==> flow/config.mk <==
export PLATFORM = sky130hd
export DESIGN_NAME = WorkingFinal
export DESIGN_NICKNAME = WorkingFinal
export VERILOG_FILES = /design/flow/design.v
export SDC_FILE = /design/flow/constraint.sdc
export NUM_CORES = 4
export LEC_CHECK = 0
export ABC_AREA = 0
export CAP_MARGIN = 10
export CELL_PAD_IN_SITES_DETAIL_PLACEMENT = 0
export CELL_PAD_IN_SITES_GLOBAL_PLACEMENT = 1
export CORE_MARGIN = 3
export CORE_UTILIZATION = 72
export CTS_CLUSTER_DIAMETER = 45
export CTS_CLUSTER_SIZE = 80
export GPL_ROUTABILITY_DRIVEN = 0
export HOLD_SLACK_MARGIN = 0.05
export PLACE_DENSITY = 0.65
export SLEW_MARGIN = 10
==> flow/design.v <==
module DFF( input D ,input D1 ,output reg Q, input Write,input Write1, input Clk);
	always@(posedge Clk) 
	begin
	if(Write)
		begin
		Q<=D;
		end
	else if(Write1)
		begin
		Q<=D1;
		end
	else
		Q<=Q;
	end
endmodule
module Register(input[15:0] in_Reg,input[15:0] in_Reg1, output [15:0] out_Reg, input reg_Write,input reg_Write1, input Clk);
	DFF D0(in_Reg[0],in_Reg1[0],out_Reg[0],reg_Write,reg_Write1,Clk);
	DFF D1(in_Reg[1],in_Reg1[1],out_Reg[1],reg_Write,reg_Write1,Clk);
	DFF D2(in_Reg[2],in_Reg1[2],out_Reg[2],reg_Write,reg_Write1,Clk);
	DFF D3(in_Reg[3],in_Reg1[3],out_Reg[3],reg_Write,reg_Write1,Clk);
	DFF D4(in_Reg[4],in_Reg1[4],out_Reg[4],reg_Write,reg_Write1,Clk);
	DFF D5(in_Reg[5],in_Reg1[5],out_Reg[5],reg_Write,reg_Write1,Clk);
	DFF D6(in_Reg[6],in_Reg1[6],out_Reg[6],reg_Write,reg_Write1,Clk);
	DFF D7(in_Reg[7],in_Reg1[7],out_Reg[7],reg_Write,reg_Write1,Clk);
	DFF D8(in_Reg[8],in_Reg1[8],out_Reg[8],reg_Write,reg_Write1,Clk);
	DFF D9(in_Reg[9],in_Reg1[9],out_Reg[9],reg_Write,reg_Write1,Clk);
	DFF D10(in_Reg[10],in_Reg1[10],out_Reg[10],reg_Write,reg_Write1,Clk);
	DFF D11(in_Reg[11],in_Reg1[11],out_Reg[11],reg_Write,reg_Write1,Clk);
	DFF D12(in_Reg[12],in_Reg1[12],out_Reg[12],reg_Write,reg_Write1,Clk);
	DFF D13(in_Reg[13],in_Reg1[13],out_Reg[13],reg_Write,reg_Write1,Clk);
	DFF D14(in_Reg[14],in_Reg1[14],out_Reg[14],reg_Write,reg_Write1,Clk);
	DFF D15(in_Reg[15],in_Reg1[15],out_Reg[15],reg_Write,reg_Write1,Clk);
endmodule
module IRlt(input Clk, input [15:0] in_IR, input IR_Write, output [15:0] out_IR);
	Register IR(in_IR,16'd0,out_IR,IR_Write,1'b0,Clk);
endmodule
module Decoder3to8(DestReg, DecOut);
	input [2:0] DestReg;
	output reg [7:0] DecOut;
	always@(DestReg)
	casex(DestReg)
		3'b000: DecOut=8'b00000001;
		3'b001: DecOut=8'b00000010;
		3'b010: DecOut=8'b00000100;
		3'b011: DecOut=8'b00001000;
		3'b100: DecOut=8'b00010000;
		3'b101: DecOut=8'b00100000;
		3'b110: DecOut=8'b01000000;
		3'b111: DecOut=8'b10000000;
	endcase
endmodule
module Mux8to1(reg_Out1,reg_Out2,reg_Out3,reg_Out4,reg_Out5,reg_Out6,reg_Out7,reg_Out8,Bus,Src);
	input[15:0]reg_Out1,reg_Out2,reg_Out3,reg_Out4,reg_Out5,reg_Out6,reg_Out7,reg_Out8;
	input[2:0]Src;
	output reg [15:0]Bus;
	always@(reg_Out1,reg_Out2,reg_Out3,reg_Out4,reg_Out5,reg_Out6,reg_Out7,reg_Out8 ,Src)
	begin
	case(Src)
		3'b000:Bus=reg_Out1;
		3'b001:Bus=reg_Out2;
		3'b010:Bus=reg_Out3;
		3'b011:Bus=reg_Out4;
		3'b100:Bus=reg_Out5;
		3'b101:Bus=reg_Out6;
		3'b110:Bus=reg_Out7;
		3'b111:Bus=reg_Out8;
	endcase
	end
endmodule
module RegFile(SrcA, SrcB,SrcC, DestReg, WriteData,WriteData1, OutBusA, OutBusB,OutBusC,reg_Write,reg_Write1, Clk);
	input [2:0]SrcA, SrcB,SrcC, DestReg;
	input Clk,reg_Write,reg_Write1;
	input [15:0]WriteData,WriteData1;
	output[15:0]OutBusA, OutBusB,OutBusC;
	wire [7:0]DecOut,DecOut1,Array,Array1;
	wire [15:0]out_Reg1,out_Reg2,out_Reg3,out_Reg4,out_Reg5,out_Reg6,out_Reg7,out_Reg8;
	wire [2:0]out;
		Register R1(16'd1,WriteData1,out_Reg1,1'b1,1'b0,Clk);
		Register R2(16'd3,WriteData1,out_Reg2,1'b1,1'b0,Clk);
		Register R3(16'd4,WriteData1,out_Reg3,1'b1,1'b0,Clk);
		Register R4(16'd15,WriteData1,out_Reg4,1'b1,1'b0,Clk);
		Register R5(WriteData,WriteData1,out_Reg5,Array[4],Array1[4],Clk);
		Register R6(WriteData,WriteData1,out_Reg6,Array[5],Array1[5],Clk);
		Register R7(WriteData,WriteData1,out_Reg7,Array[6],Array1[6],Clk);
		Register R8(WriteData,WriteData1,out_Reg8,Array[7],Array1[7],Clk);
		Decoder3to8 dec(DestReg,DecOut);
		Decoder3to8 dec1(SrcA,DecOut1);
		and (Array1[0],DecOut1[0],reg_Write1);
		and (Array1[1],DecOut1[1],reg_Write1);
		and (Array1[2],DecOut1[2],reg_Write1);
		and (Array1[3],DecOut1[3],reg_Write1);
		and (Array1[4],DecOut1[4],reg_Write1);
		and (Array1[5],DecOut1[5],reg_Write1);
		and (Array1[6],DecOut1[6],reg_Write1);
		and (Array1[7],DecOut1[7],reg_Write1);
		and (Array[0],DecOut[0],reg_Write);
		and (Array[1],DecOut[1],reg_Write);
		and (Array[2],DecOut[2],reg_Write);
		and (Array[3],DecOut[3],reg_Write);
		and (Array[4],DecOut[4],reg_Write);
		and (Array[5],DecOut[5],reg_Write);
		and (Array[6],DecOut[6],reg_Write);
		and (Array[7],DecOut[7],reg_Write);
		Mux8to1 m(out_Reg1,out_Reg2,out_Reg3,out_Reg4,out_Reg5,out_Reg6,out_Reg7,out_Reg8,OutBusA,SrcA);
		Mux8to1 m1(out_Reg1,out_Reg2,out_Reg3,out_Reg4,out_Reg5,out_Reg6,out_Reg7,out_Reg8,OutBusB,SrcB);
		Mux8to1 m2(out_Reg1,out_Reg2,out_Reg3,out_Reg4,out_Reg5,out_Reg6,out_Reg7,out_Reg8,OutBusC,SrcC);
endmodule
module Mux2to1(input control, input[15:0] in0, input[15:0] in1, output reg[15:0] out);
always @ (in0 or in1 or control) begin
	case(control)
		1'b0: out=in0;
		1'b1: out=in1;
	endcase
end
endmodule
module Mux4to1(input[1:0] control, input[15:0] in0, input[15:0] in1, input[15:0] in2, input[15:0] in3, output reg[15:0] out);
always @ (control or in0 or in1 or in2 or in3) begin
	case(control)
		2'b00: out=in0;
		2'b01: out=in1;
		2'b10: out=in2;
		2'b11: out=in3;
	endcase
end
endmodule
module Mux4to1_3bit(input [2:0]Src1,input [2:0]Src2, input [1:0]index,output reg [2:0]out);
	always@(Src1,Src2,index)
	begin
	case(index)
		2'b00:out=Src1;
		2'b10:out=Src2;
		2'b01:out=Src1;
		2'b11:out=Src1;
endcase
end
endmodule
module Mux5to1(input[2:0] control, input[15:0] in0, input[15:0] in1, input[15:0] in2, input[15:0] in3, input[15:0] in4, output reg[15:0] out);
always @ (control or in0 or in1 or in2 or in3 or in4) begin
	case(control)
		3'b000: out=in0;
		3'b001: out=in1;
		3'b010: out=in2;
		3'b011: out=in3;
		3'b100: out=in4;
		default: out=0;
	endcase
end
endmodule
module Sext6b(input[5:0] in, output reg[15:0] out);
	always @ (in)
		out = {in[5],in[5],in[5],in[5],in[5],in[5],in[5],in[5],in[5],in[5],in[5],in};
endmodule
module Sext3b(input[2:0] in, output reg[15:0] out);
	always @ (in)
		out = {in[2],in[2],in[2],in[2],in[2],in[2],in[2],in[2],in[2],in[2],in[2],in[2],in[2],in};
endmodule
module Zext6b(input[5:0] in, output reg[15:0] out);
	always @ (in)
		out = {1'b0,1'b0,1'b0,1'b0,1'b0,1'b0,1'b0,1'b0,1'b0,1'b0,in};
endmodule
module shiftconcat (input[15:0] in1, input[11:0] in2, output reg[15:0] out);
reg[11:0] temp;
always @ (in1,in2) begin
	out = {in1[15:13],in2,1'b0};
end
endmodule 
module shift1 (input[15:0] in, output[15:0]  out);
	assign out=in<<1;
endmodule
module ALU(input[3:0] aluop, input[15:0] A, input[15:0] B, input[15:0] C, output reg [15:0] LO, output reg[15:0] HI, output reg NZ);
	wire[15:0] out1; wire[15:0] out2;
	always @ (aluop,A,B,C) begin
		HI=0;
		LO=0;
		NZ=0;
		case(aluop)
			4'b0000: LO=A+B+C;
			4'b0001: LO=A-B-C;
			4'b0010: LO=A+B-C;
			4'b0011: begin
						if (C==16'd0) begin
							LO=16'hffff;
							HI=B;
						end
						else begin
							LO=B/C; 
							HI=B%C;
						end
					 end
			4'b0100: LO=A+B+C;
			4'b0101: LO=A<<C;
			4'b0110: LO=A>>C;
			4'b0111: LO=$signed(A)>>>C;
			4'b1000: LO=C+A;
			4'b1001: LO=C+A;
			4'b1010: begin
						if (A!=B)
							NZ=1;
						end
			4'b1011: LO = A|C;
			4'b1100: LO = A+C; 
			4'b1101: LO = B+C;  
			4'b1111: LO = A+B;
			default: ;
		endcase
	end
endmodule
module ctrlckt(input clk,
input reset,
input [3:0] opcode,
output reg w1,
output reg w2,
output reg pcwritecond,
output reg pcwrite,
output reg iord,
output reg memread,
output reg memwrite,
output reg [1:0] memtoreg,
output reg irwrite,
output reg A,
output reg B,
output reg [2:0] C,
output reg [1:0] pcsource,
output reg [3:0] aluop,
output reg ccpcinit,
output reg [3:0]opcodereg,
output reg [2:0]curstate);
always@(posedge clk)
	begin
	if(reset) begin
		curstate<=3'b000;
		w1<=1'b0;
		w2<=1'b0;
		pcwritecond<=1'b0;
		pcwrite<=1'b0;
		iord<=1'b0;
		memread<=1'b0;
		memwrite<=1'b0;
		memtoreg<=2'b00;
		irwrite<=1'b0;
		A<=1'b0;
		B<=1'b0;
		C<=3'b000;
		pcsource<=2'b00;
		aluop<=4'b0000;
		ccpcinit<=1;
	end
	else begin
		ccpcinit<=0;
		if(curstate==3'b000)
			begin
			curstate<=3'b001;
			w1<=1'b0;
			w2<=1'b0;
			pcwritecond<=1'b0;
			pcwrite<=1'b1;
			iord<=1'b0;
			memread<=1'b1;
			memwrite<=1'b0;
			memtoreg<=2'b00;
			irwrite<=1'b1;
			A<=1'b0;
			B<=1'b0;
			C<=3'b000;
			pcsource<=2'b00;
			aluop<=4'b1111;  
		end
		else if(curstate==3'b001)
			begin
			opcodereg<=opcode;
			curstate<=3'b010;
			w1<=1'b0;
			w2<=1'b0;
			pcwritecond<=1'b0;
			pcwrite<=1'b0;
			iord<=1'b0;
			memread<=1'b0;
			memwrite<=1'b0;
			memtoreg<=2'b00;
			irwrite<=1'b0;
			A<=1'b0;
			B<=1'b0;
			C<=3'b001;
			pcsource<=2'b00;
			aluop<=4'b1100;  
		end
		else if(curstate==3'b010)
			begin
				if(opcode==4'b0000)
				begin
					curstate<=3'b011;
					w1<=1'b0;
					w2<=1'b0;
					pcwritecond<=1'b0;
					pcwrite<=1'b0;
					iord<=1'b0;
					memread<=1'b0;
					memwrite<=1'b0;
					memtoreg<=2'b00;
					irwrite<=1'b0;
					A<=1'b1;
					B<=1'b1;
					C<=3'b000;
					pcsource<=2'b00;
					aluop<=4'b0000;
				end
				else if(opcode==4'b0001)
				begin
					curstate<=3'b011;
					w1<=1'b0;
					w2<=1'b0;
					pcwritecond<=1'b0;
					pcwrite<=1'b0;
					iord<=1'b0;
					memread<=1'b0;
					memwrite<=1'b0;
					memtoreg<=2'b00;
					irwrite<=1'b0;
					A<=1'b1;
					B<=1'b1;
					C<=3'b000;
					pcsource<=2'b00;
					aluop<=4'b0001;
				end
				else if (opcode==4'b0010)
				begin
					curstate<=3'b011;
					w1<=1'b0;
					w2<=1'b0;
					pcwritecond<=1'b0;
					pcwrite<=1'b0;
					iord<=1'b0;
					memread<=1'b0;
					memwrite<=1'b0;
					memtoreg<=2'b00;
					irwrite<=1'b0;
					A<=1'b1;
					B<=1'b1;
					C<=3'b000;
					pcsource<=2'b00;
					aluop<=4'b0010;
				end
				else if (opcode==4'b0011)
				begin
					curstate<=3'b011;
					w1<=1'b0;
					w2<=1'b0;
					pcwritecond<=1'b0;
					pcwrite<=1'b0;
					iord<=1'b0;
					memread<=1'b0;
					memwrite<=1'b0;
					memtoreg<=2'b00;
					irwrite<=1'b0;
					A<=1'b1;
					B<=1'b1;
					C<=3'b000;
					pcsource<=2'b00;
					aluop<=4'b0011;
				end
				else if(opcode == 4'b0100)
				begin
					curstate<=3'b011;
					w1<=1'b0;
					w2<=1'b0;
					pcwritecond<=1'b0;
					pcwrite<=1'b0;
					iord<=1'b0;
					memread<=1'b0;
					memwrite<=1'b0;
					memtoreg<=2'b00;
					irwrite<=1'b0;
					A<=1'b1;
					B<=1'b1;
					C<=3'b011;
					pcsource<=2'b00;
					aluop<=4'b0100;
				end
				else if(opcode==4'b0101)
				begin
					curstate<=3'b011;
					w1<=1'b0;
					w2<=1'b0;
					pcwritecond<=1'b0;
					pcwrite<=1'b0;
					iord<=1'b0;
					memread<=1'b0;
					memwrite<=1'b0;
					memtoreg<=2'b00;
					irwrite<=1'b0;
					A<=1'b1;
					B<=1'b1;
					C<=3'b011;
					pcsource<=2'b00;
					aluop<=4'b0101;
				end
				else if (opcode==4'b0110)
				begin
					curstate<=3'b011;
					w1<=1'b0;
					w2<=1'b0;
					pcwritecond<=1'b0;
					pcwrite<=1'b0;
					iord<=1'b0;
					memread<=1'b0;
					memwrite<=1'b0;
					memtoreg<=2'b00;
					irwrite<=1'b0;
					A<=1'b1;
					B<=1'b1;
					C<=3'b011;
					pcsource<=2'b00;
					aluop<=4'b0110;
				end
				else if (opcode == 4'b0111)
				begin
					curstate<=3'b011;
					w1<=1'b0;
					w2<=1'b0;
					pcwritecond<=1'b0;
					pcwrite<=1'b0;
					iord<=1'b0;
					memread<=1'b0;
					memwrite<=1'b0;
					memtoreg<=2'b00;
					irwrite<=1'b0;
					A<=1'b1;
					B<=1'b1;
					C<=3'b011;
					pcsource<=2'b00;
					aluop<=4'b0111;
				end
				else if (opcode==4'b1000)
				begin
					curstate<=3'b011;
					w1<=1'b0;
					w2<=1'b0;
					pcwritecond<=1'b0;
					pcwrite<=1'b0;
					iord<=1'b0;
					memread<=1'b0;
					memwrite<=1'b0;
					memtoreg<=2'b00;
					irwrite<=1'b0;
					A<=1'b1;
					B<=1'b0;
					C<=3'b010;
					pcsource<=2'b00;
					aluop<=4'b1000;
				end
				else if(opcode==4'b1001)
				begin
					curstate<=3'b011;
					w1<=1'b0;
					w2<=1'b0;
					pcwritecond<=1'b0;
					pcwrite<=1'b0;
					iord<=1'b0;
					memread<=1'b0;
					memwrite<=1'b0;
					memtoreg<=2'b00;
					irwrite<=1'b0;
					A<=1'b1;
					B<=1'b0;
					C<=3'b010;
					pcsource<=2'b00;
					aluop<=4'b1001;
				end
				else if (opcode==4'b1010)
				begin
					curstate<=3'b000;
					w1<=1'b0;
					w2<=1'b0;
					pcwritecond<=1'b1;
					pcwrite<=1'b0;
					iord<=1'b0;
					memread<=1'b0;
					memwrite<=1'b0;
					memtoreg<=2'b00;
					irwrite<=1'b0;
					A<=1'b1;
					B<=1'b1;
					C<=3'b010;
					pcsource<=2'b10;
					aluop<=4'b1010;
				end
				else if(opcode==4'b1011)
				begin
					curstate<=3'b011;
					w1<=1'b0;
					w2<=1'b0;
					pcwritecond<=1'b0;
					pcwrite<=1'b0;
					iord<=1'b0;
					memread<=1'b0;
					memwrite<=1'b0;
					memtoreg<=2'b00;
					irwrite<=1'b0;
					A<=1'b1;
					B<=1'b0;
					C<=3'b100;
					pcsource<=2'b00;
					aluop<=4'b1011;
				end
				else if(opcode==4'b1100)
				begin
					curstate<=3'b000;
					w1<=1'b0;
					w2<=1'b0;
					pcwritecond<=1'b0;
					pcwrite<=1'b1;
					iord<=1'b0;
					memread<=1'b0;
					memwrite<=1'b0;
					memtoreg<=2'b00;
					irwrite<=1'b0;
					A<=1'b1;
					B<=1'b0;
					C<=3'b010;
					pcsource<=2'b01;
					aluop<=4'b1100;
				end
				else if(opcode == 4'b1101)
				begin
					curstate<=3'b000;
					w1<=1'b1;
					w2<=1'b0;
					pcwritecond<=1'b0;
					pcwrite<=1'b1;
					iord<=1'b0;
					memread<=1'b0;
					memwrite<=1'b0;
					memtoreg<=2'b10;
					irwrite<=1'b0;
					A<=1'b1;
					B<=1'b0;
					C<=3'b010;
					pcsource<=2'b00;
					aluop<=4'b1100;
				end		
			end
		else if (curstate==3'b011)	
			begin
				if(opcode==4'b0000)
				begin
					curstate<=3'b000;
					w1<=1'b1;
					w2<=1'b0;
					pcwritecond<=1'b0;
					pcwrite<=1'b0;
					iord<=1'b0;
					memread<=1'b0;
					memwrite<=1'b0;
					memtoreg<=2'b01;
					irwrite<=1'b0;
					A<=1'b0;
					B<=1'b0;
					C<=3'b000;
					pcsource<=2'b00;
					aluop<=4'b1110;
				end	
				else if (opcode==4'b0001)
				begin
					curstate<=3'b000;
					w1<=1'b1;
					w2<=1'b0;
					pcwritecond<=1'b0;
					pcwrite<=1'b0;
					iord<=1'b0;
					memread<=1'b0;
					memwrite<=1'b0;
					memtoreg<=2'b01;
					irwrite<=1'b0;
					A<=1'b0;
					B<=1'b0;
					C<=3'b000;
					pcsource<=2'b00;
					aluop<=4'b1110;
				end
				else if(opcode == 4'b0010)
				begin
					curstate<=3'b000;
					w1<=1'b1;
					w2<=1'b0;
					pcwritecond<=1'b0;
					pcwrite<=1'b0;
					iord<=1'b0;
					memread<=1'b0;
					memwrite<=1'b0;
					memtoreg<=2'b01;
					irwrite<=1'b0;
					A<=1'b0;
					B<=1'b0;
					C<=3'b000;
					pcsource<=2'b00;
					aluop<=4'b1110;
				end
				else if(opcode==4'b0011)
				begin
					curstate<=3'b000;
					w1<=1'b1;
					w2<=1'b1;
					pcwritecond<=1'b0;
					pcwrite<=1'b0;
					iord<=1'b0;
					memread<=1'b0;
					memwrite<=1'b0;
					memtoreg<=2'b01;
					irwrite<=1'b0;
					A<=1'b0;
					B<=1'b0;
					C<=3'b000;
					pcsource<=2'b00;
					aluop<=4'b1110;
				end
				else if(opcode==4'b0100)
				begin
					curstate<=3'b000;
					w1<=1'b1;
					w2<=1'b0;
					pcwritecond<=1'b0;
					pcwrite<=1'b0;
					iord<=1'b0;
					memread<=1'b0;
					memwrite<=1'b0;
					memtoreg<=2'b01;
					irwrite<=1'b0;
					A<=1'b1;
					B<=1'b0;
					C<=3'b100;
					pcsource<=2'b00;
					aluop<=4'b1110;
				end
				else if(opcode==4'b0101)
				begin
					curstate<=3'b000;
					w1<=1'b1;
					w2<=1'b0;
					pcwritecond<=1'b0;
					pcwrite<=1'b0;
					iord<=1'b0;
					memread<=1'b0;
					memwrite<=1'b0;
					memtoreg<=2'b01;
					irwrite<=1'b0;
					A<=1'b1;
					B<=1'b0;
					C<=3'b100;
					pcsource<=2'b00;
					aluop<=4'b1110;
				end
				else if(opcode==4'b0110)
				begin
					curstate<=3'b000;
					w1<=1'b1;
					w2<=1'b0;
					pcwritecond<=1'b0;
					pcwrite<=1'b0;
					iord<=1'b0;
					memread<=1'b0;
					memwrite<=1'b0;
					memtoreg<=2'b01;
					irwrite<=1'b0;
					A<=1'b1;
					B<=1'b0;
					C<=3'b100;
					pcsource<=2'b00;
					aluop<=4'b1110;
				end
				else if(opcode==4'b0111)
				begin
					curstate<=3'b000;
					w1<=1'b1;
					w2<=1'b0;
					pcwritecond<=1'b0;
					pcwrite<=1'b0;
					iord<=1'b0;
					memread<=1'b0;
					memwrite<=1'b0;
					memtoreg<=2'b01;
					irwrite<=1'b0;
					A<=1'b1;
					B<=1'b0;
					C<=3'b100;
					pcsource<=2'b00;
					aluop<=4'b1110;
				end
				else if(opcode==4'b1000)
				begin
					curstate<=3'b100;
					w1<=1'b0;
					w2<=1'b0;
					pcwritecond<=1'b0;
					pcwrite<=1'b0;
					iord<=1'b1;
					memread<=1'b1;
					memwrite<=1'b0;
					memtoreg<=2'b00;
					irwrite<=1'b0;
					A<=1'b0;
					B<=1'b0;
					C<=3'b100;
					pcsource<=2'b00;
					aluop<=4'b1110;
				end
				else if(opcode==4'b1001)
				begin
					curstate<=3'b000;
					w1<=1'b0;
					w2<=1'b0;
					pcwritecond<=1'b0;
					pcwrite<=1'b0;
					iord<=1'b1;
					memread<=1'b0;
					memwrite<=1'b1;
					memtoreg<=2'b00;
					irwrite<=1'b0;
					A<=1'b1;
					B<=1'b0;
					C<=3'b100;
					pcsource<=2'b00;
					aluop<=4'b1110;
					opcodereg<=opcode;
				end
				else if(opcode==4'b1011)
				begin
					curstate<=3'b000;
					w1<=1'b1;
					w2<=1'b0;
					pcwritecond<=1'b0;
					pcwrite<=1'b0;
					iord<=1'b0;
					memread<=1'b0;
					memwrite<=1'b0;
					memtoreg<=2'b01;
					irwrite<=1'b0;
					A<=1'b0;
					B<=1'b0;
					C<=3'b000;
					pcsource<=2'b00;
					aluop<=4'b1110;
				end
			end
		else if (curstate==3'b100) begin
			if(opcode==4'b1000)
			begin
				curstate<=3'b000;
				w1<=1'b1;
				w2<=1'b0;
				pcwritecond<=1'b0;
				pcwrite<=1'b0;
				iord<=1'b0;
				memread<=1'b0;
				memwrite<=1'b0;
				memtoreg<=2'b00;
				irwrite<=1'b0;
				A<=1'b0;
				B<=1'b0;
				C<=3'b000;
				pcsource<=2'b00;
				aluop<=4'b1110;
			end	
		end
	end	
end
endmodule
module WorkingFinal(input clk, input reset, input wire[15:0] mem_rdata, output wire[15:0] mem_addr, output wire[15:0] mem_wdata, output wire mem_we, output wire halt);
	wire[15:0] MemOut, IRout, AluOutLo, AluOutHi, ALUInA, ALUInB, ALUInC, PCin, PCout, MemAddr, OutBusB, DMRout, RegWD1;
	wire ccpcwrite, ccirwrite, ccA, ccB, ccw1;
	wire[2:0] ccC, RFinB, curstate;
	wire[3:0] opcodereg, ccaluop;
	wire[15:0] LOout,Bout, RegWD2,OutBusA,OutBusC,Aout,Cout,PCSrcIn1,AluSrcCIn1,AluSrcCIn2,AluSrcCIn3,AluSrcCIn4;
	wire wNZ, wire1, PCwrite1,ccw2,ccpcwritecond,cciord,ccmemread,ccmemwrite,ccpcinit;
	wire[1:0] ccpcsource,ccmemtoreg;
	ctrlckt  cc (clk,reset,IRout[15:12],ccw1,ccw2,ccpcwritecond,ccpcwrite,cciord,ccmemread,ccmemwrite,ccmemtoreg,ccirwrite,ccA,ccB,ccC,ccpcsource,ccaluop,ccpcinit,opcodereg,curstate);
	and(wire1,ccpcwritecond,wNZ);
	or(PCwrite1,wire1,ccpcwrite);
	Register PC (PCin,16'd0,PCout,PCwrite1,ccpcinit,clk);
	Mux2to1 IorD (cciord,PCout,LOout,MemAddr);
	assign mem_addr = MemAddr;
	assign mem_wdata = Bout;
	assign mem_we = ccmemwrite;
	assign MemOut = mem_rdata;
	assign halt = (curstate == 3'b010) && (IRout[15:13] == 3'b111);
	IRlt ir1(clk,MemOut,ccirwrite,IRout);
	Register DMR(MemOut,16'd0,DMRout,1'b1,1'b0,clk);
	Mux4to1 MemToReg(ccmemtoreg,DMRout,LOout,PCout,16'd1,RegWD1);
	Mux4to1_3bit m4to13bit (IRout[5:3],IRout[11:9],IRout[15:14],RFinB);
	RegFile rfile1 (IRout[8:6],RFinB,IRout[2:0],IRout[11:9],RegWD1,RegWD2,OutBusA,OutBusB,OutBusC,ccw1,ccw2,clk);
	Register RegAluSrcA(OutBusA,16'd0,Aout,1'b1,1'b0,clk);
	Register RegAluSrcB(OutBusB,16'd0,Bout,1'b1,1'b0,clk);
	Register RegAluSrcC(OutBusC,16'd0,Cout,1'b1,1'b0,clk);
	shiftconcat conc (PCout,IRout[11:0],PCSrcIn1);
	Sext6b s6b (IRout[5:0], AluSrcCIn2);
	shift1 sh1 (AluSrcCIn2,AluSrcCIn1);
	Sext3b s3b (IRout[2:0], AluSrcCIn3);
	Zext6b z6b (IRout[5:0],AluSrcCIn4);
	Mux2to1 AluSrcA(ccA, PCout, Aout, ALUInA);
	Mux2to1 AluSrcB(ccB, 16'd2, Bout,ALUInB);
	Mux5to1 AluSrcC(ccC, Cout, AluSrcCIn1, AluSrcCIn2, AluSrcCIn3, AluSrcCIn4, ALUInC);
	ALU alu (ccaluop, ALUInA,ALUInB,ALUInC, AluOutLo,AluOutHi,wNZ);
	Register HI(AluOutHi,16'd0,RegWD2,1'b1,ccpcinit,clk);
	Register LO(AluOutLo,16'd0,LOout,1'b1,ccpcinit,clk);
	Mux4to1 PCSrc (ccpcsource,AluOutLo,PCSrcIn1,LOout,16'd1,PCin);
endmodule
==> flow/constraint.sdc <==
create_clock -name core_clock -period 66.4 [get_ports {clk}]
set_input_delay 13.2800 -clock core_clock [delete_from_list [all_inputs] [get_ports {clk}]]
set_output_delay 13.2800 -clock core_clock [all_outputs]
set_load 0.01 [all_outputs]
==> flow/run.sh <==
#!/bin/bash
# the make line also repeats each setting of config.mk as NAME=value (left out here)
make -C /OpenROAD-flow-scripts/flow DESIGN_CONFIG=/design/flow/config.mk WORK_HOME=/design/flow/orfs CLKGATE_MAP_FILE= finish
==> impl_metrics.json, run 1 <==
{
  "status": "stopped before the end",
  "stop_stage": "3_1_place_gp_skip_io",
  "error_line": "[ERROR GPL-0301] Utilization 112.284 % exceeds 100%.",
  "top_cells_by_count": "a21oi_1 (288), nor2_1 (280), nand2_1 (272)",
  "synth_async_sr_flop_share_pct": 0,
  "row_count": 65,
  "fp_util_pct": 74.1,
  "top_cell": "a21oi_1",
  "fp.dieH_microns": 188,
  "synthAoiAreaFrac_pct": 28.0,
  "synth_chip_area_sq_mm": 0.0238,
  "synth.largest_area_cell": "edfxtp_1",
  "topCellsByArea": "edfxtp_1 (12%), dfxtp_1 (12%), ha_1 (10%)",
  "edf_count": 96,
  "ys_cells": 2990,
  "synth_top_area_share_pct": 12.1,
  "ys_sh_xor_pct": 4.39,
  "syn_nets": 3225,
  "yosys.area_share.adder_pct": 12.0,
  "ys_sh_simple_pct": 20.0,
  "netlist_area_sq_mm": 0.0238,
  "yosysWarnings": 13,
  "ys_sh_mux_pct": 6.66,
  "logic_family": "AND-OR/OR-AND gates",
  "avgSynthCellArea_sq_um": 7.94,
  "chipWidth_microns": 188,
  "numSynthFlops": 238,
  "core_sq_mm": 0.0320,
  "ys_seq_share_pct": 24.1,
  "syn_inst": 2990,
  "ff_type": "dfxtp_1",
  "chip_area_sq_mm": 0.0352,
  "synthDistinctLibCells": 98
}
==> run 2, diff against run 1 <==
- ABC_AREA: 0 -> not set
- CAP_MARGIN: 10 -> 20
- CELL_PAD_IN_SITES_DETAIL_PLACEMENT: 0 -> not set
- CELL_PAD_IN_SITES_GLOBAL_PLACEMENT: 1 -> not set
- CORE_MARGIN: 3 -> 2
- CORE_UTILIZATION: 72 -> 9
- CTS_CLUSTER_DIAMETER: 45 -> not set
- CTS_CLUSTER_SIZE: 80 -> not set
- GPL_ROUTABILITY_DRIVEN: 0 -> not set
- HOLD_SLACK_MARGIN: 0.05 -> not set
- PLACE_DENSITY: 0.65 -> not set
- SLEW_MARGIN: 10 -> 20
- clock period: 66.4 -> 39.6 ns (I/O delays scaled with it)
==> run 2 against run 1 <==
  * Now clean on timing, DRC and antenna
  * Die area increased to 7.6 times the previous value
  * Synthesized cell count unchanged
  * Synthesized area did not move
==> impl_metrics.json, run 2 <==
{
  "grt_pass1_wl_microns": 145000,
  "htreeDepth": 1,
  "fp.dieH_microns": 518,
  "post-route-min-period_ns": 34.29,
  "critPathTopFamily": "AND-OR/OR-AND gates",
  "ff_type": "dfxtp_1",
  "antenna_found_initial": 8,
  "synth_async_sr_flop_share_pct": 0,
  "cp_data_required_time_ns": 40.05,
  "top_cells_by_count": "a21oi_1 (288), nor2_1 (280), nand2_1 (272)",
  "worst_pin_slew_ns": 1.17,
  "numCtsBuffers": 27,
  "setup_ws_ns": 5.31,
  "numSynthFlops": 238,
  "logic_family": "AND-OR/OR-AND gates",
  "core_sq_mm": 0.263,
  "netlist_area_sq_mm": 0.0238,
  "cts_max_path_buffers": 3,
  "row_count": 188,
  "r2r-start": "cc.C[2]",
  "cts_tree": "built",
  "crit_path_end_kind": "register",
  "track_usage_pct": 6.97,
  "crit_arrival_ns": 34.74,
  "dp_slack_ns": 6.27,
  "crit_buf_inv": 3,
  "fin_cells": 6498,
  "synthAoiAreaFrac_pct": 28.0,
  "top_cell": "a21oi_1",
  "warning_count": 30,
  "fin_worst_skew_ns": 0.0118,
  "dp_cells": 6444,
  "fin_nets": 3193,
  "ys_cells": 2990,
  "hold_start": "cc.curstate[1]",
  "avgViaCountPerCell": 3.72,
  "ys_seq_share_pct": 24.1,
  "drcViolationCount": 0,
  "whs_endpoint": "cc.curstate[1]",
  "avgSynthCellArea_sq_um": 7.94,
  "syn_inst": 2990,
  "clkTransAtPathRegs_ns": 0.06,
  "area_growth_pct": 23.8,
  "dp_hpwl_microns": 76500,
  "io_pins": 52,
  "ys_sh_mux_pct": 6.66,
  "postLayoutCoreUtil_pct": 11.2,
  "critPathLaunchType": "register",
  "wl_per_cell_microns": 15.3,
  "regToRegSetupSlack_ns": 5.31,
  "startpoint": "cc.C[2]",
  "hold_slack_ns": 0.462,
  "synth.largest_area_cell": "edfxtp_1",
  "clock_sinks": 238,
  "hold_path.class": "register to register",
  "slowest_stage": "a21oi_1",
  "finalHoldViolations": 0,
  "cpPeakStageDelay_ns": 0.86,
  "ys_sh_xor_pct": 4.39,
  "post_cts_buffers": 0,
  "synth_chip_area_sq_mm": 0.0238,
  "cp.depth": 119,
  "grt_pass1_vias": 22300,
  "vias": 24200,
  "topCellsByArea": "edfxtp_1 (12%), dfxtp_1 (12%), ha_1 (10%)",
  "status": "finished clean",
  "drt-pass1-iter-count": 6,
  "max_freq_ghz": 0.0292,
  "yosysWarnings": 13,
  "holdPathStages": 2,
  "r2r-end": "HI.D15.Q",
  "crit_path_max_fanout": 22,
  "cts_hold_buf": 0,
  "yosys.area_share.adder_pct": 12.0,
  "ys_sh_simple_pct": 20.0,
  "slew_viol_final": 0,
  "fp_util_pct": 9.05,
  "setup_viol": 0,
  "critPathKind": "register to register",
  "chip_area_sq_mm": 0.268,
  "synth_top_area_share_pct": 12.1,
  "syn_nets": 3225,
  "critPathCapture": "HI.D15.Q",
  "gr-total-overflow": 0,
  "port_buffers": 51,
  "cts-root-buf": "clkbuf_16",
  "max-cap-violations": 0,
  "dpl_cell_area_sq_mm": 0.0285,
  "edf_count": 96,
  "rsz0062_at_grt": "no",
  "grt_max_degree": 50,
  "ant_nets": 0,
  "fin_setup_tns_ns": 0,
  "synthDistinctLibCells": 98,
  "drt_iter0_markers": 2993,
  "wl_microns": 99500,
  "final_area_sq_mm": 0.0294,
  "period_used_pct": 86.6,
  "relSlewSlack_pct": 20.9,
  "reg2reg_depth": 119,
  "chipWidth_microns": 518,
  "worst_path_most_repeated_cell": "ha_1",
  "gp_congestion": 0.964,
  "clk_latency_ns": 0.58,
  "cts_resized": 0
}
## run 2: layout make-up
class	instances	area (sq um)
clock buffers	35	716
clock inverters	15	224
diodes	4	10.0
inverters	119	447
repair buffers	107	931
fillers	30500	233000
well taps	3515	4400
multi-input cells	2465	17000
flip-flops and latches	238	5730
## run 2: per-layer routing
| metal | share of wire, % | up-vias | GRT usage, % |
|---|---|---|---|
| li1 | - | 11200 | - |
| met1 | 41 | 11400 | 9.04 |
| met2 | 44 | 1302 | 11.1 |
| met3 | 9.2 | 279 | 1.22 |
| met4 | 6.0 | 4 | 3.41 |
| met5 | 0.020 | - | 0 |
==> run 3, diff against run 2 <==
- CORE_UTILIZATION: 9 -> 58
- clock period: 39.6 -> 22.1 ns (I/O delays scaled with it)
==> run 3 against run 2 <==
  * Now fails the layout checks on setup timing
  * Register-to-register slack got worse by 11 ns
  * Critical path depth up 13
  * First-iteration DRC count is 120% higher
  * Clock-buffer cell count shrank 11
  * Final area is 12% higher
  * Routed wire length rose by 30%
==> impl_metrics.json, run 3 <==
{
  "wl_microns": 129000,
  "cp_data_required_time_ns": 22.54,
  "finalHoldViolations": 0,
  "synth_chip_area_sq_mm": 0.0238,
  "crit_buf_inv": 18,
  "ys_cells": 2990,
  "io_pins": 52,
  "relSlewSlack_pct": 16.0,
  "cts-root-buf": "clkbuf_16",
  "period_used_pct": 126,
  "seqCellArea_sq_mm": 0.00573,
  "regToRegSetupSlack_ns": -5.84,
  "worst_path_most_repeated_cell": "buf_4",
  "fp_util_pct": 58.4,
  "clk_latency_ns": 0.52,
  "chip_area_sq_mm": 0.0426,
  "avgSynthCellArea_sq_um": 7.94,
  "startpoint": "RegAluSrcC.D10.Q",
  "grt_max_degree": 39,
  "max-cap-violations": 0,
  "numCtsBuffers": 19,
  "htreeDepth": 1,
  "reg2reg_depth": 132,
  "ys_sh_simple_pct": 20.0,
  "cp.depth": 132,
  "fp.dieH_microns": 206,
  "chipWidth_microns": 206,
  "fillCellCount": 2318,
  "critPathCapture": "HI.D11.Q",
  "hold_start": "cc.curstate[1]",
  "edf_count": 96,
  "top_cell": "a21oi_1",
  "post-route-min-period_ns": 27.94,
  "syn_nets": 3225,
  "top_cells_by_count": "a21oi_1 (288), nor2_1 (280), nand2_1 (272)",
  "setup_viol": 23,
  "violatedChecks": "setup timing",
  "synth_async_sr_flop_share_pct": 0,
  "track_usage_pct": 51.4,
  "crit_path_max_fanout": 14,
  "synth_top_area_share_pct": 12.1,
  "ys_sh_xor_pct": 4.39,
  "hold_path.class": "register to register",
  "grt_pass1_vias": 28100,
  "fin_setup_tns_ns": -106.81,
  "warning_count": 35,
  "drt-pass1-iter-count": 22,
  "whs_endpoint": "cc.curstate[1]",
  "dp_hpwl_microns": 80400,
  "gr-total-overflow": 0,
  "crit_arrival_ns": 28.38,
  "port_buffers": 51,
  "avgViaCountPerCell": 7.58,
  "crit_path_end_kind": "register",
  "numSynthFlops": 238,
  "max_freq_ghz": 0.0358,
  "clock_sinks": 238,
  "wl_per_cell_microns": 30.8,
  "ff_type": "dfxtp_1",
  "cts_max_path_buffers": 3,
  "fin_nets": 3878,
  "status": "finished with violations",
  "holdPathStages": 2,
  "synthDistinctLibCells": 98,
  "antenna_found_initial": 5,
  "setup_ws_ns": -5.84,
  "vias": 31800,
  "yosysWarnings": 13,
  "hold_slack_ns": 0.458,
  "dpl_cell_area_sq_mm": 0.0292,
  "final_area_sq_mm": 0.0328,
  "clkTransAtPathRegs_ns": 0.08,
  "syn_inst": 2990,
  "netlist_area_sq_mm": 0.0238,
  "row_count": 74,
  "topCellsByArea": "edfxtp_1 (12%), dfxtp_1 (12%), ha_1 (10%)",
  "drt_iter0_markers": 6569,
  "ys_sh_mux_pct": 6.66,
  "logic_area_sq_mm": 0.0191,
  "slowest_stage": "nor3_2",
  "critPathKind": "register to register",
  "slew_viol_final": 0,
  "r2r-start": "RegAluSrcC.D10.Q",
  "worst_pin_slew_ns": 1.25,
  "ant_nets": 0,
  "yosys.area_share.adder_pct": 12.0,
  "critPathTopFamily": "AND-OR/OR-AND gates",
  "synth.largest_area_cell": "edfxtp_1",
  "cts_tree": "built",
  "synthAoiAreaFrac_pct": 28.0,
  "critPathLaunchType": "register",
  "logic_family": "AND-OR/OR-AND gates",
  "core_sq_mm": 0.0406,
  "area_growth_pct": 38.1,
  "cts_hold_buf": 0,
  "rsz0062_at_grt": "yes",
  "fin_worst_skew_ns": 0.0126,
  "drcViolationCount": 0,
  "r2r-end": "HI.D11.Q",
  "ys_seq_share_pct": 24.1,
  "gp_congestion": 1.08,
  "grt_pass1_wl_microns": 166000,
  "cpPeakStageDelay_ns": 0.66
}
-- run 3: per-layer routing --
layer	share of wire (%)	GRT usage (%)
met3	17	13.7
met5	0.13	0
met1	32	63.4
met4	11	36.8
met2	39	77.6
-- run 3: area by class of cell --
type	instances	area share, %
clock inverter	9	0.233
inverter	119	1.36
antenna	5	0.0381
timing repair buffer	800	19.2
clock buffer	24	1.57
tap	532	2.03
sequential	238	17.5
multi-input combinational	2465	58.1
-- run 3: per-stage QoR --
stage	util, %	worst slack, ns	cells
after floorplan	-	-2.69	2990
after global placement	71.9	-3.32	3976
after detailed placement	71.9	-4.00	3976
after CTS	77.3	-2.79	4133
after global routing	80.7	-6.75	4188
final	80.7	-5.84	4192
-- run 3: repair_timing --
| item | 4_1_cts | 5_1_grt |
|---|---|---|
| setup buffers | 123 | 53 |
| endpoints found under the setup margin | 21 | 22 |
| pin swaps | 112 | 157 |
| resized | 141 | 185 |
| cloned | 1 | 0 |
==> run 4, diff against run 3 <==
- CAP_MARGIN: 20 -> 10
- CELL_PAD_IN_SITES_DETAIL_PLACEMENT: not set -> 2
- CELL_PAD_IN_SITES_GLOBAL_PLACEMENT: not set -> 2
- CORE_MARGIN: 2 -> 10
- CORE_UTILIZATION: 58 -> 23
- CTS_CLUSTER_SIZE: not set -> 87
- HOLD_SLACK_MARGIN: not set -> 0.19
- MAX_ROUTING_LAYER: not set -> met4
- MIN_ROUTING_LAYER: not set -> met1
- PLACE_DENSITY_LB_ADDON: not set -> 0.02
- SLEW_MARGIN: 20 -> 5
- clock period: 22.1 -> 49.6 ns (I/O delays scaled with it)
==> run 4 against run 3 <==
  * The run now finishes clean
  * Core utilization is 54 points lower
  * Non-clock buffer count is 660 lower
  * Clock-buffer cell count is 4 higher
  * Critical path type unchanged
  * Critical path depth is 9 lower
  * Register-to-register slack improved by 20 ns
  * Setup slack better by 20 ns
  * Die area rose to 2.7 times the previous value
  * Maximum frequency fell by 22%
==> impl_metrics.json, run 4 <==
{
  "ys_seq_share_pct": 24.1,
  "logic_family": "AND-OR/OR-AND gates",
  "drt-pass1-iter-count": 5,
  "post-route-min-period_ns": 35.87,
  "syn_inst": 2990,
  "vias": 24200,
  "grt_pass1_vias": 25600,
  "ys_cells": 2990,
  "netlist_area_sq_mm": 0.0238,
  "critPathKind": "register to register",
  "ys_sh_mux_pct": 6.66,
  "status": "finished clean",
  "fin_setup_tns_ns": 0,
  "hold_path.class": "register to register",
  "hold_start": "cc.curstate[1]",
  "yosysWarnings": 13,
  "numCtsBuffers": 25,
  "chipWidth_microns": 341,
  "fp_util_pct": 23.2,
  "cp_data_required_time_ns": 49.98,
  "synth_async_sr_flop_share_pct": 0,
  "cts_max_path_buffers": 3,
  "post_cts_buffers": 0,
  "critPathTopFamily": "AND-OR/OR-AND gates",
  "gr-total-overflow": 0,
  "worst_path_most_repeated_cell": "ha_1",
  "top_cell": "a21oi_1",
  "io_pins": 52,
  "port_buffers": 51,
  "crit_path_max_fanout": 24,
  "setup_viol": 0,
  "max_freq_ghz": 0.0279,
  "avgViaCountPerCell": 5.53,
  "rsz0062_at_grt": "no",
  "ys_sh_simple_pct": 20.0,
  "regToRegSetupSlack_ns": 13.73,
  "final_area_sq_mm": 0.0269,
  "grt_max_degree": 39,
  "postLayoutCoreUtil_pct": 26.3,
  "critPathLaunchType": "register",
  "track_usage_pct": 22.9,
  "relSlewSlack_pct": 21.6,
  "row_count": 117,
  "critPathCapture": "HI.D11.Q",
  "area_growth_pct": 13.2,
  "hold_slack_ns": 0.463,
  "fin_nets": 3224,
  "synth_chip_area_sq_mm": 0.0238,
  "cts_tree": "built",
  "seqCellArea_sq_mm": 0.00573,
  "edf_count": 96,
  "met3_length_microns": 3580,
  "crit_buf_inv": 6,
  "numSynthFlops": 238,
  "crit_arrival_ns": 36.24,
  "ys_sh_xor_pct": 4.39,
  "dpl_cell_area_sq_mm": 0.0260,
  "drt_iter0_markers": 1728,
  "wl_microns": 135000,
  "cts_resized": 0,
  "top_cells_by_count": "a21oi_1 (288), nor2_1 (280), nand2_1 (272)",
  "period_used_pct": 72.3,
  "cts_hold_buf": 0,
  "synthAoiAreaFrac_pct": 28.0,
  "fin_worst_skew_ns": 0.0238,
  "holdPathStages": 2,
  "drt-met1-wl_microns": 64400,
  "wl_met2_microns": 64000,
  "clock_sinks": 238,
  "yosys.area_share.adder_pct": 12.0,
  "startpoint": "cc.C[2]",
  "htreeDepth": 1,
  "dp_hpwl_microns": 107000,
  "ff_type": "dfxtp_1",
  "topCellsByArea": "edfxtp_1 (12%), dfxtp_1 (12%), ha_1 (10%)",
  "finalHoldViolations": 0,
  "drcViolationCount": 0,
  "cpPeakStageDelay_ns": 0.90,
  "worst_pin_slew_ns": 1.16,
  "synth.largest_area_cell": "edfxtp_1",
  "setup_ws_ns": 13.73,
  "slowest_stage": "a21oi_2",
  "wl_per_cell_microns": 30.8,
  "reg2reg_depth": 123,
  "chip_area_sq_mm": 0.117,
  "syn_nets": 3225,
  "slew_viol_final": 0,
  "dp_slack_ns": 13.51,
  "warning_count": 30,
  "max-cap-violations": 0,
  "highest_layer": "met4",
  "cp.depth": 123,
  "fillCellCount": 11800,
  "gp_congestion": 0.901,
  "crit_path_end_kind": "register",
  "antenna_found_initial": 6,
  "ant_nets": 0,
  "whs_endpoint": "cc.curstate[1]",
  "clk_latency_ns": 0.56,
  "fp.dieH_microns": 341,
  "avgSynthCellArea_sq_um": 7.94,
  "clkTransAtPathRegs_ns": 0.07,
  "synth_top_area_share_pct": 12.1,
  "grt_pass1_wl_microns": 193000,
  "logic_area_sq_mm": 0.0170,
  "r2r-start": "cc.C[2]",
  "core_sq_mm": 0.102,
  "r2r-end": "HI.D11.Q",
  "cts-root-buf": "clkbuf_16",
  "synthDistinctLibCells": 98
}
run 4: area by class of cell:
| type | instances | share of cell area, % |
|---|---|---|
| diodes | 2 | 0.0186 |
| clock buffers | 28 | 2.37 |
| clock inverters | 17 | 0.828 |
| inverters | 119 | 1.66 |
| multi-input cells | 2465 | 63.1 |
| flip-flops and latches | 238 | 21.3 |
| well taps | 1368 | 6.36 |
| repair buffers | 140 | 4.36 |
run 4: metal layers:
layer  GRT usage (%)  vias to the layer above
li1                -                    11200
met1            31.0                    12600
met2            37.8                      389
met3            1.11                       82
met4            4.39                        0
met5               -                        -
run 4: through the flow:
step,cells
4_1_cts,4374
3_5_place_dp,4329
2_1_floorplan,2990
6_report,4377
5_1_grt,4375
3_3_place_gp,4328
==> run 5, diff against run 4 <==
- ABC_AREA: not set -> 1
- CAP_MARGIN: 10 -> 15
- CELL_PAD_IN_SITES_DETAIL_PLACEMENT: 2 -> 0
- CELL_PAD_IN_SITES_GLOBAL_PLACEMENT: 2 -> 3
- CORE_ASPECT_RATIO: not set -> 0.52
- CORE_MARGIN: 10 -> 3
- CORE_UTILIZATION: 23 -> 17
- CTS_CLUSTER_SIZE: 87 -> 52
- GPL_ROUTABILITY_DRIVEN: not set -> 0
- GPL_TIMING_DRIVEN: not set -> 0
- HOLD_SLACK_MARGIN: 0.19 -> not set
- MIN_ROUTING_LAYER: met1 -> met2
- PLACE_DENSITY_LB_ADDON: 0.02 -> 0.23
- SETUP_SLACK_MARGIN: not set -> 5.0
- SLEW_MARGIN: 5 -> 20
- clock period: 49.6 -> 27.1 ns (I/O delays scaled with it)
==> run 5 against run 4 <==
  * The run now fails in 5_1_grt
  * Die area increased by 18%
  * Synthesized area decreased by 4.7%
  * Synthesized cell count increased by 11%
==> impl_metrics.json, run 5 <==
{
  "status": "stopped before the end",
  "stop_stage": "5_1_grt",
  "error_line": "[ERROR GRT-0232] Routing congestion too high. Check the congestion heatmap in the GUI.",
  "top_cell": "nand2_1",
  "ys_cells": 3329,
  "ys_seq_share_pct": 25.3,
  "numSynthFlops": 238,
  "cts_max_path_buffers": 3,
  "core_sq_mm": 0.131,
  "ys_sh_simple_pct": 27.5,
  "port_buffers": 51,
  "synthDistinctLibCells": 70,
  "fp.dieH_microns": 269,
  "edf_count": 96,
  "dp_hpwl_microns": 118000,
  "io_pins": 52,
  "yosysWarnings": 13,
  "ys_sh_xor_pct": 3.17,
  "chip_area_sq_mm": 0.138,
  "dp_slack_ns": -5.60,
  "netlist_area_sq_mm": 0.0226,
  "yosys.area_share.adder_pct": 12.6,
  "gr-total-overflow": 1,
  "synth_top_area_share_pct": 13.1,
  "synthAoiAreaFrac_pct": 21.0,
  "htreeDepth": 1,
  "ys_sh_mux_pct": 0.0442,
  "numCtsBuffers": 20,
  "cts_hold_buf": 0,
  "track_usage_pct": 42.4,
  "logic_family": "simple AND/OR/NAND/NOR gates",
  "topCellsByArea": "nand2_1 (13%), edfxtp_1 (13%), dfxtp_1 (13%)",
  "dpl_cell_area_sq_mm": 0.0261,
  "ff_type": "dfxtp_1",
  "syn_nets": 3564,
  "cts-root-buf": "clkbuf_16",
  "synth.largest_area_cell": "nand2_1",
  "fp_util_pct": 17.3,
  "synth_async_sr_flop_share_pct": 0,
  "chipWidth_microns": 512,
  "syn_inst": 3329,
  "synth_chip_area_sq_mm": 0.0226,
  "avgSynthCellArea_sq_um": 6.80,
  "row_count": 95,
  "top_cells_by_count": "nand2_1 (789), inv_1 (462), o21ai_0 (322)",
  "clock_sinks": 238
}
run 5: metrics by stage:
step	cells	hold slack, ns	TNS [ns]
floorplan	3329	0.419	0
global placement	5126	0.433	-114.72
detailed placement	5138	0.433	-102.48
CTS	5516	0.452	-7.08
run 5: what timing repair did:
item	in CTS
cloned	5
gates resized	320
setup endpoints to repair	26
pin swaps	204
buffers inserted	337
run 5: per-layer routing:
layer | global-route usage (%) | GRT overflow
met4 | 9.07 | 0
met1 | - | -
met2 | 41.1 | 0
met5 | - | -
met3 | 64.2 | 1
==> run 6, diff against run 5 <==
- CAP_MARGIN: 15 -> 10
- CELL_PAD_IN_SITES_GLOBAL_PLACEMENT: 3 -> 1
- CORE_ASPECT_RATIO: 0.52 -> not set
- CORE_UTILIZATION: 17 -> 55
- CTS_CLUSTER_SIZE: 52 -> 80
- GPL_TIMING_DRIVEN: 0 -> not set
- HOLD_SLACK_MARGIN: not set -> 0.05
- MAX_ROUTING_LAYER: met4 -> not set
- MIN_ROUTING_LAYER: met2 -> not set
- PLACE_DENSITY: not set -> 0.44
- PLACE_DENSITY_LB_ADDON: 0.23 -> not set
- SETUP_SLACK_MARGIN: 5.0 -> not set
- SLEW_MARGIN: 20 -> 40
- clock period: 27.1 -> 17.7 ns (I/O delays scaled with it)
==> run 6 against run 5 <==
  * The run again fails in 5_1_grt
  * Synthesized area unchanged
  * Synthesized cell count unchanged
  * Die area decreased by 68%
==> impl_metrics.json, run 6 <==
{
  "synthDistinctLibCells": 70,
  "netlist_area_sq_mm": 0.0226,
  "yosysWarnings": 13,
  "cts_max_path_buffers": 3,
  "row_count": 73,
  "ys_sh_simple_pct": 27.5,
  "synthAoiAreaFrac_pct": 21.0,
  "status": "stopped before the end",
  "synth_top_area_share_pct": 13.1,
  "port_buffers": 51,
  "stop_stage": "5_1_grt",
  "yosys.area_share.adder_pct": 12.6,
  "ys_sh_mux_pct": 0.0442,
  "gr-total-overflow": 9,
  "fp.dieH_microns": 209,
  "synth_chip_area_sq_mm": 0.0226,
  "ys_cells": 3329,
  "core_sq_mm": 0.0402,
  "dp_hpwl_microns": 73000,
  "synth_async_sr_flop_share_pct": 0,
  "edf_count": 96,
  "dpl_cell_area_sq_mm": 0.0275,
  "fp_util_pct": 56.3,
  "top_cell": "nand2_1",
  "syn_inst": 3329,
  "chip_area_sq_mm": 0.0436,
  "ys_seq_share_pct": 25.3,
  "numCtsBuffers": 24,
  "dp_cells": 4296,
  "synth.largest_area_cell": "nand2_1",
  "chipWidth_microns": 209,
  "track_usage_pct": 63.5,
  "htreeDepth": 1,
  "numSynthFlops": 238,
  "avgSynthCellArea_sq_um": 6.80,
  "error_line": "[ERROR GRT-0232] Routing congestion too high. Check the congestion heatmap in the GUI.",
  "top_cells_by_count": "nand2_1 (789), inv_1 (462), o21ai_0 (322)",
  "ff_type": "dfxtp_1",
  "io_pins": 52,
  "syn_nets": 3564,
  "ys_sh_xor_pct": 3.17,
  "clock_sinks": 238,
  "logic_family": "simple AND/OR/NAND/NOR gates",
  "topCellsByArea": "nand2_1 (13%), edfxtp_1 (13%), dfxtp_1 (13%)",
  "cts-root-buf": "clkbuf_16"
}
## run 6: layer usage
metal / overflow / GRT usage, %
met5: 0 / 19.1
met4: 3 / 58.0
met3: 0 / 42.5
met2: 5 / 83.2
met1: 1 / 66.3
## run 6: what timing repair did
| action | 4_1_cts |
|---|---|
| hold buffers | 0 |
| setup endpoints to repair | 26 |
| hold endpoints to repair | 0 |
| resized | 199 |
| cloned | 2 |
| buffers inserted | 336 |
| pin swaps | 126 |
## run 6: stage by stage
stage	util, %	TNS [ns]	worst slack [ns]
after floorplan	-	-135.95	-6.89
after detailed placement	68.4	-183.09	-8.72
after global placement	68.3	-150.68	-7.42
after CTS	79.1	-153.24	-7.44
==> run 7, diff against run 6 <==
- CAP_MARGIN: 10 -> 20
- CELL_PAD_IN_SITES_DETAIL_PLACEMENT: 0 -> not set
- CELL_PAD_IN_SITES_GLOBAL_PLACEMENT: 1 -> not set
- CORE_MARGIN: 3 -> 2
- CORE_UTILIZATION: 55 -> 64
- CTS_CLUSTER_DIAMETER: not set -> 396
- CTS_CLUSTER_SIZE: 80 -> 100
- GPL_ROUTABILITY_DRIVEN: 0 -> not set
- HOLD_SLACK_MARGIN: 0.05 -> not set
- PLACE_DENSITY: 0.44 -> 0.36
- SETUP_SLACK_MARGIN: not set -> 3.89
- SLEW_MARGIN: 40 -> 20
- clock period: 17.7 -> 28.7 ns (I/O delays scaled with it)
==> run 7 against run 6 <==
  * The flow again stops in 5_1_grt
  * Die area shrank 15%
  * Synthesized cell count unchanged
  * Synthesized area did not move
==> impl_metrics.json, run 7 <==
{
  "error_line": "[ERROR GRT-0116] Global routing finished with congestion. Check the congestion regions in the DRC Viewer.",
  "ys_sh_xor_pct": 3.17,
  "syn_inst": 3329,
  "syn_nets": 3564,
  "synth_chip_area_sq_mm": 0.0226,
  "yosysWarnings": 13,
  "edf_count": 96,
  "dp_slack_ns": -1.00,
  "logic_family": "simple AND/OR/NAND/NOR gates",
  "ys_seq_share_pct": 25.3,
  "avgSynthCellArea_sq_um": 6.80,
  "fp_util_pct": 65.2,
  "fp.dieH_microns": 192,
  "row_count": 68,
  "port_buffers": 51,
  "dp_hpwl_microns": 67400,
  "ff_type": "dfxtp_1",
  "chipWidth_microns": 192,
  "chip_area_sq_mm": 0.0369,
  "io_pins": 52,
  "yosys.area_share.adder_pct": 12.6,
  "gp_congestion": 1.09,
  "htreeDepth": 1,
  "cts_max_path_buffers": 3,
  "status": "stopped before the end",
  "synth_async_sr_flop_share_pct": 0,
  "topCellsByArea": "nand2_1 (13%), edfxtp_1 (13%), dfxtp_1 (13%)",
  "ys_sh_simple_pct": 27.5,
  "cts-root-buf": "clkbuf_16",
  "track_usage_pct": 97.8,
  "numSynthFlops": 238,
  "top_cells_by_count": "nand2_1 (789), inv_1 (462), o21ai_0 (322)",
  "ys_sh_mux_pct": 0.0442,
  "netlist_area_sq_mm": 0.0226,
  "synthDistinctLibCells": 70,
  "gr-total-overflow": 2875,
  "numCtsBuffers": 6,
  "stop_stage": "5_1_grt",
  "cts_hold_buf": 0,
  "clock_sinks": 238,
  "synth.largest_area_cell": "nand2_1",
  "ys_cells": 3329,
  "top_cell": "nand2_1",
  "core_sq_mm": 0.0347,
  "synthAoiAreaFrac_pct": 21.0,
  "synth_top_area_share_pct": 13.1,
  "dpl_cell_area_sq_mm": 0.0237
}
==> run 7: routing by layer <==
layer	global-route usage, %	GRT overflow
met1	91.6	371
met2	119	1747
met3	83.8	239
met4	97.0	487
met5	72.1	31
==> run 7: timing repair <==
item	in CTS
hold endpoints to repair	0
buffers inserted	471
gates resized	238
cloned	4
endpoints found under the setup margin	22
pin swaps	161
==> run 7: per-stage QoR <==
step,instances,hold slack [ns]
after floorplan,3329,0.419
after global placement,3759,0.430
after detailed placement,3759,0.442
after CTS,4242,0.469
==> run 8, diff against run 7 <==
- ABC_AREA: 1 -> not set
- CORE_UTILIZATION: 64 -> 63
- CTS_CLUSTER_DIAMETER: 396 -> not set
- CTS_CLUSTER_SIZE: 100 -> not set
- PLACE_DENSITY: 0.36 -> not set
- SETUP_SLACK_MARGIN: 3.89 -> not set
- clock period: 28.7 -> 24.1 ns (I/O delays scaled with it)
==> run 8 against run 7 <==
  * The flow again stops in 5_1_grt
  * Synthesized area rose by 5.0%
  * Die area rose by 6.5%
  * Synthesized cell count fell by 10%
==> impl_metrics.json, run 8 <==
{
  "status": "stopped before the end",
  "stop_stage": "5_1_grt",
  "error_line": "[ERROR GRT-0232] Routing congestion too high. Check the congestion heatmap in the GUI.",
  "topCellsByArea": "edfxtp_1 (12%), dfxtp_1 (12%), ha_1 (10%)",
  "chipWidth_microns": 198,
  "numCtsBuffers": 20,
  "row_count": 71,
  "htreeDepth": 1,
  "top_cells_by_count": "a21oi_1 (288), nor2_1 (280), nand2_1 (272)",
  "numSynthFlops": 238,
  "ys_seq_share_pct": 24.1,
  "ys_cells": 2990,
  "cts_max_path_buffers": 3,
  "netlist_area_sq_mm": 0.0238,
  "logic_family": "AND-OR/OR-AND gates",
  "avgSynthCellArea_sq_um": 7.94,
  "gr-total-overflow": 26,
  "top_cell": "a21oi_1",
  "fp.dieH_microns": 198,
  "edf_count": 96,
  "synth_async_sr_flop_share_pct": 0,
  "synth_chip_area_sq_mm": 0.0238,
  "ys_sh_mux_pct": 6.66,
  "synth.largest_area_cell": "edfxtp_1",
  "port_buffers": 51,
  "ff_type": "dfxtp_1",
  "chip_area_sq_mm": 0.0393,
  "cts-root-buf": "clkbuf_16",
  "ys_sh_xor_pct": 4.39,
  "synth_top_area_share_pct": 12.1,
  "yosysWarnings": 13,
  "syn_inst": 2990,
  "synthDistinctLibCells": 98,
  "fp_util_pct": 63.5,
  "core_sq_mm": 0.0374,
  "clock_sinks": 238,
  "io_pins": 52,
  "synthAoiAreaFrac_pct": 28.0,
  "gp_congestion": 1.11,
  "dpl_cell_area_sq_mm": 0.0290,
  "syn_nets": 3225,
  "yosys.area_share.adder_pct": 12.0,
  "dp_hpwl_microns": 78300,
  "track_usage_pct": 74.6,
  "ys_sh_simple_pct": 20.0
}
==> run 8: layer usage <==
layer,GRT overflow,global-route usage (%)
met1,0,76.5
met2,16,91.6
met3,0,58.3
met4,10,71.6
met5,0,22.9
==> run 8: what timing repair did <==
action | 4_1_cts
hold buffers | 0
setup endpoints to repair | 20
pin swaps | 61
gates resized | 97
buffers inserted | 68
==> run 8: stage by stage <==
step,setup TNS (ns),util [%],instances,setup WS (ns)
2_1_floorplan,-10.34,-,2990,-0.691
3_3_place_gp,-15.66,77.5,3930,-1.02
3_5_place_dp,-37.43,77.5,3930,-2.22
4_1_cts,-15.08,82.0,4034,-1.00
==> run 9, diff against run 8 <==
- ABC_AREA: not set -> 1
- CAP_MARGIN: 20 -> 10
- CELL_PAD_IN_SITES_DETAIL_PLACEMENT: not set -> 0
- CELL_PAD_IN_SITES_GLOBAL_PLACEMENT: not set -> 1
- CORE_MARGIN: 2 -> 3
- CORE_UTILIZATION: 63 -> 52
- CTS_CLUSTER_SIZE: not set -> 80
- GPL_ROUTABILITY_DRIVEN: not set -> 0
- HOLD_SLACK_MARGIN: not set -> 0.05
- PLACE_DENSITY: not set -> 0.44
- SLEW_MARGIN: 20 -> 10
- clock period: 24.1 -> 17.4 ns (I/O delays scaled with it)
==> run 9 against run 8 <==
  * The layout now fails its checks (setup timing)
  * Synthesized cell count is 11% higher
  * Die area increased by 17%
  * Synthesized area shrank 4.7%
==> impl_metrics.json, run 9 <==
{
  "topCellsByArea": "nand2_1 (13%), edfxtp_1 (13%), dfxtp_1 (13%)",
  "r2r-start": "cc.C[1]",
  "area_growth_pct": 39.4,
  "chipWidth_microns": 215,
  "grt_pass1_wl_microns": 144000,
  "drt-pass1-iter-count": 10,
  "fp.dieH_microns": 215,
  "avgViaCountPerCell": 6.10,
  "ys_sh_xor_pct": 3.17,
  "holdPathStages": 2,
  "io_pins": 52,
  "ys_cells": 3329,
  "violatedChecks": "setup timing",
  "ys_seq_share_pct": 25.3,
  "row_count": 75,
  "numSynthFlops": 238,
  "status": "finished with violations",
  "regToRegSetupSlack_ns": -9.45,
  "clock_sinks": 238,
  "cpPeakStageDelay_ns": 0.36,
  "ys_sh_simple_pct": 27.5,
  "critPathLaunchType": "register",
  "r2r-end": "PC.D0.Q",
  "crit_path_end_kind": "register",
  "worst_pin_slew_ns": 1.22,
  "critPathCapture": "PC.D0.Q",
  "max_freq_ghz": 0.0372,
  "cp.depth": 244,
  "avgSynthCellArea_sq_um": 6.80,
  "cp_data_required_time_ns": 17.69,
  "synthAoiAreaFrac_pct": 21.0,
  "drcViolationCount": 0,
  "vias": 28000,
  "setup_ws_ns": -9.45,
  "ant_nets": 0,
  "cts-root-buf": "clkbuf_16",
  "cts_tree": "built",
  "reg2reg_depth": 244,
  "core_sq_mm": 0.0425,
  "gr-total-overflow": 0,
  "synth_async_sr_flop_share_pct": 0,
  "period_used_pct": 154,
  "synth_top_area_share_pct": 13.1,
  "cts_hold_buf": 0,
  "grt_pass1_vias": 25300,
  "critPathKind": "register to register",
  "ff_type": "dfxtp_1",
  "max-cap-violations": 0,
  "yosysWarnings": 13,
  "track_usage_pct": 39.8,
  "grt_max_degree": 49,
  "clk_latency_ns": 0.55,
  "cts_max_path_buffers": 3,
  "wl_microns": 103000,
  "top_cell": "nand2_1",
  "drt_iter0_markers": 3931,
  "wl_per_cell_microns": 22.4,
  "fp_util_pct": 53.2,
  "edf_count": 96,
  "worst_path_most_repeated_cell": "nand2_2",
  "port_buffers": 51,
  "rsz0062_at_grt": "yes",
  "critPathTopFamily": "simple AND/OR/NAND/NOR gates",
  "netlist_area_sq_mm": 0.0226,
  "ys_sh_mux_pct": 0.0442,
  "numCtsBuffers": 23,
  "syn_inst": 3329,
  "antenna_found_initial": 5,
  "clkTransAtPathRegs_ns": 0.06,
  "crit_buf_inv": 24,
  "fin_worst_skew_ns": 0.0178,
  "whs_endpoint": "cc.pcwritecond",
  "top_cells_by_count": "nand2_1 (789), inv_1 (462), o21ai_0 (322)",
  "hold_path.class": "register to register",
  "logic_family": "simple AND/OR/NAND/NOR gates",
  "fillCellCount": 3208,
  "slew_viol_final": 0,
  "fin_nets": 4229,
  "post-route-min-period_ns": 26.85,
  "hold_start": "cc.pcwritecond",
  "synth.largest_area_cell": "nand2_1",
  "startpoint": "cc.C[1]",
  "htreeDepth": 1,
  "dp_hpwl_microns": 73400,
  "finalHoldViolations": 0,
  "chip_area_sq_mm": 0.0461,
  "syn_nets": 3564,
  "slowest_stage": "dfxtp_2",
  "setup_viol": 26,
  "relSlewSlack_pct": 18.1,
  "crit_arrival_ns": 27.13,
  "dp_slack_ns": -9.13,
  "warning_count": 35,
  "crit_path_max_fanout": 6,
  "synth_chip_area_sq_mm": 0.0226,
  "yosys.area_share.adder_pct": 12.6,
  "synthDistinctLibCells": 70
}
run 9: metrics by stage:
step	setup TNS [ns]	instance area (sq um)	std cells	hold WS [ns]	util (%)
2_1_floorplan	-143.15	23100	3329	0.419	-
3_3_place_gp	-163.08	27600	4348	0.430	64.8
3_5_place_dp	-195.37	27600	4348	0.439	64.8
4_1_cts	-170.82	29600	4505	0.453	69.7
5_1_grt	-236.91	31500	4589	0.483	74.2
6_report	-203.22	31500	4591	0.448	74.2
run 9: area by class of cell:
class	instances	area [sq um]	area share, %
clock buffers	32	649	2.06
well taps	577	722	2.29
clock inverters	10	95.1	0.301
inverters	484	1850	5.85
repair inverters	1	11.3	0.0357
multi-input cells	2500	16600	52.5
diodes	3	7.51	0.0238
flip-flops and latches	238	5730	18.2
repair buffers	746	5910	18.8
run 9: metal layers:
metal | vias up | GRT usage [%] | wire length, microns
li1 | 12600 | - | -
met1 | 12900 | 53.4 | 38800
met2 | 1980 | 60.2 | 43100
met3 | 503 | 9.83 | 13800
met4 | 2 | 19.2 | 7150
met5 | - | 0 | 13
run 9: repair_timing:
item | in CTS | in global routing
buffers inserted | 113 | 84
pin swaps | 72 | 244
cloned | 2 | 0
gates resized | 96 | 297
endpoints found under the setup margin | 26 | 28
